==> flow/design.v <==
`timescale 1ns/100ps
module conv(
           input Aclk,
           input rst,
           input [7:0] Xin,
           input [7:0] Kin,
           output reg [7:0] Rout,
           output reg result_done
       );
reg [7:0] pattern [9-1:0];
reg [4:0] daddr;
wire pattern_done;
reg [7:0] kernel [4-1:0];
reg [4:0] kaddr;
wire kernel_done;
reg [7:0] result [4-1:0];
reg [4:0] out_cnt;
integer i;
assign pattern_done = (daddr-1>=9) ? 1'd1 : 1'd0;
always@(posedge Aclk)
begin
    if(rst)
    begin
        for(i=0;i<9;i=i+1)
        begin
            pattern[i] <= 7'd0;
        end
        daddr <= 5'd1;   
    end
    else
    begin
        if(pattern_done)
        begin
            pattern[daddr] <= pattern[daddr];
            daddr <= daddr;
        end
        else
        begin
            pattern[daddr-1] <= Xin;
            daddr <= daddr + 5'd1;
        end
    end
end
assign kernel_done = (kaddr-1>=4) ? 1'd1 : 1'd0;
always@(posedge Aclk)
begin
    if(rst)
    begin
        for(i=0;i<4;i=i+1)
        begin
            kernel[i] <= 7'd0;
        end
        kaddr <= 5'd1;
    end
    else
    begin
        if(kernel_done)
        begin
            kernel[kaddr] <= kernel[kaddr];
            kaddr <= kaddr;
        end
        else
        begin
            kernel[kaddr-1] <= Kin;
            kaddr <= kaddr + 5'd1;
        end
    end
end
always@(*)
begin
    if(rst)
    begin
        for(i=0;i<4;i=i+1)
        begin
            result[i] = 7'd0;
        end
    end
    else
    begin
        if(pattern_done & kernel_done)
        begin
            result[0] = pattern[0]*kernel[0] + pattern[1]*kernel[1] + pattern[3]*kernel[2] + pattern[4]*kernel[3];
            result[1] = pattern[1]*kernel[0] + pattern[2]*kernel[1] + pattern[4]*kernel[2] + pattern[5]*kernel[3];
            result[2] = pattern[3]*kernel[0] + pattern[4]*kernel[1] + pattern[6]*kernel[2] + pattern[7]*kernel[3];
            result[3] = pattern[4]*kernel[0] + pattern[5]*kernel[1] + pattern[7]*kernel[2] + pattern[8]*kernel[3];
        end
        else
        begin
            for(i=0;i<4;i=i+1)
            begin
                result[i] = 7'd0;
            end
        end
    end
end
always@(posedge Aclk)
begin
    if(rst)
    begin
        result_done <= 1'd0;
    end
    else
    begin
        if(pattern_done & kernel_done)
        begin
            result_done <= 1'd1;
        end
        else
        begin
            result_done <= result_done;
        end
    end
end
always@(posedge Aclk)
begin
    if(rst)
    begin
        Rout <= 7'd0;
        out_cnt <= 5'd1;
    end
    else
    begin
        if(pattern_done & kernel_done)
        begin
            out_cnt <= out_cnt + 5'd1;
            Rout <= result[out_cnt-1];
        end
        else
        begin
            out_cnt <= 5'd1;
            Rout <= 5'd0;
        end
    end
end
endmodule
clock: 4.76 ns
lec_check: 0
cap_margin: 40
cell_pad_in_sites_global_placement: 2
core_margin: 10
core_utilization: 26
cts_cluster_diameter: 129
place_density: 0.8
setup_slack_margin: -0.2
slew_margin: 25
run.sh (not shown) runs the stock make flow with config.mk's settings and CLKGATE_MAP_FILE=.
The starting point completed and failed the layout checks on setup timing.
Then changed:
- ABC_AREA: default -> 1
- CAP_MARGIN: 40 -> 15
- CELL_PAD_IN_SITES_GLOBAL_PLACEMENT: 2 -> default
- CORE_UTILIZATION: 26 -> 40
- CTS_CLUSTER_DIAMETER: 129 -> default
- MAX_ROUTING_LAYER: default -> met4
- PLACE_DENSITY: 0.8 -> default
- SETUP_SLACK_MARGIN: -0.2 -> default
- SLEW_MARGIN: 25 -> 20
- clock period: 4.76 -> 4.33 ns (I/O delays scaled with it)
Effect:
- The changed run reached the layout checks and failed them: setup timing
- synthesized area rose by 7.7%
- critical path depth grows by 9
- non-clock buffer count goes up by 17
- worst setup slack loses 0.30 ns
- clock-buffer cell count stays the same
Then changed:
- ABC_AREA: 1 -> default
- CAP_MARGIN: 15 -> 20
- CORE_MARGIN: 10 -> 2
- CORE_UTILIZATION: 40 -> 63
- MAX_ROUTING_LAYER: met4 -> default
- clock period: 4.33 -> 4.36 ns (I/O delays scaled with it)
Effect:
- The new run ran to the end with violations: setup timing
- core utilization goes up by 27 points
- routed wire length goes down by 9.6%
- via count goes down by about 16%
- setup slack gets worse by 0.11 ns
- global-route usage goes up by 16 points
- cell area goes down by about 7%
- area after synthesis goes down by 7.2%
- die size goes down by 48%
Then changed:
- CORE_UTILIZATION: 63 -> 26
- clock period: 4.36 -> 15.1 ns (I/O delays scaled with it)
What happened:
- With this change the flow completed without violations
- global-route usage is lower by 23 points
- synthesized cell count is unchanged
- setup slack gets better by 9.9 ns
- register-to-register slack gets better by 9.9 ns
- die size is higher by 140%
- final cell count is higher by 12%

Starts from the design.v that is shown in full above.
make LEC_CHECK=0 CAP_MARGIN=20 CORE_MARGIN=2 CORE_UTILIZATION=47 SETUP_SLACK_MARGIN=1.17 SLEW_MARGIN=20 finish   # period 4.88 ns
The baseline completed and failed the layout checks on negative setup slack.
Rerun with:
ABC_AREA = 1   (was not set)
CORE_UTILIZATION = 21   (was 47)
SETUP_SLACK_MARGIN = not set   (was 1.17)
clock period = 10.0 ns   (was 4.88 ns; I/O delays follow)
This time the run completed with no timing, DRC or antenna violations.
Wire length came out higher by about 10%.
Non-clock buffer count shrinks by 230.
Global-route usage shrinks by 16 points.
Clock skew barely changes.
Rerun with:
ABC_AREA = not set   (was 1)
CORE_UTILIZATION = 40   (was 21)
After rerunning: The changed run completed with no timing, DRC or antenna violations; wire length fell by 13%; final cell count goes down by 35%; cell area went down by 9.5%; first-iteration DRC count came out lower by 20%; global-route usage rose by 9.7 points; die area falls by 51%.
Rerun with:
CORE_UTILIZATION = 69   (was 40)
CTS_CLUSTER_DIAMETER = 252   (was not set)
CTS_CLUSTER_SIZE = 100   (was not set)
SETUP_SLACK_MARGIN = 1.87   (was not set)
TNS_END_PERCENT = 10   (was not set)
Outcome: Die area falls by 41%. Core utilization rises by 30 points. Non-clock buffer count falls by 5.
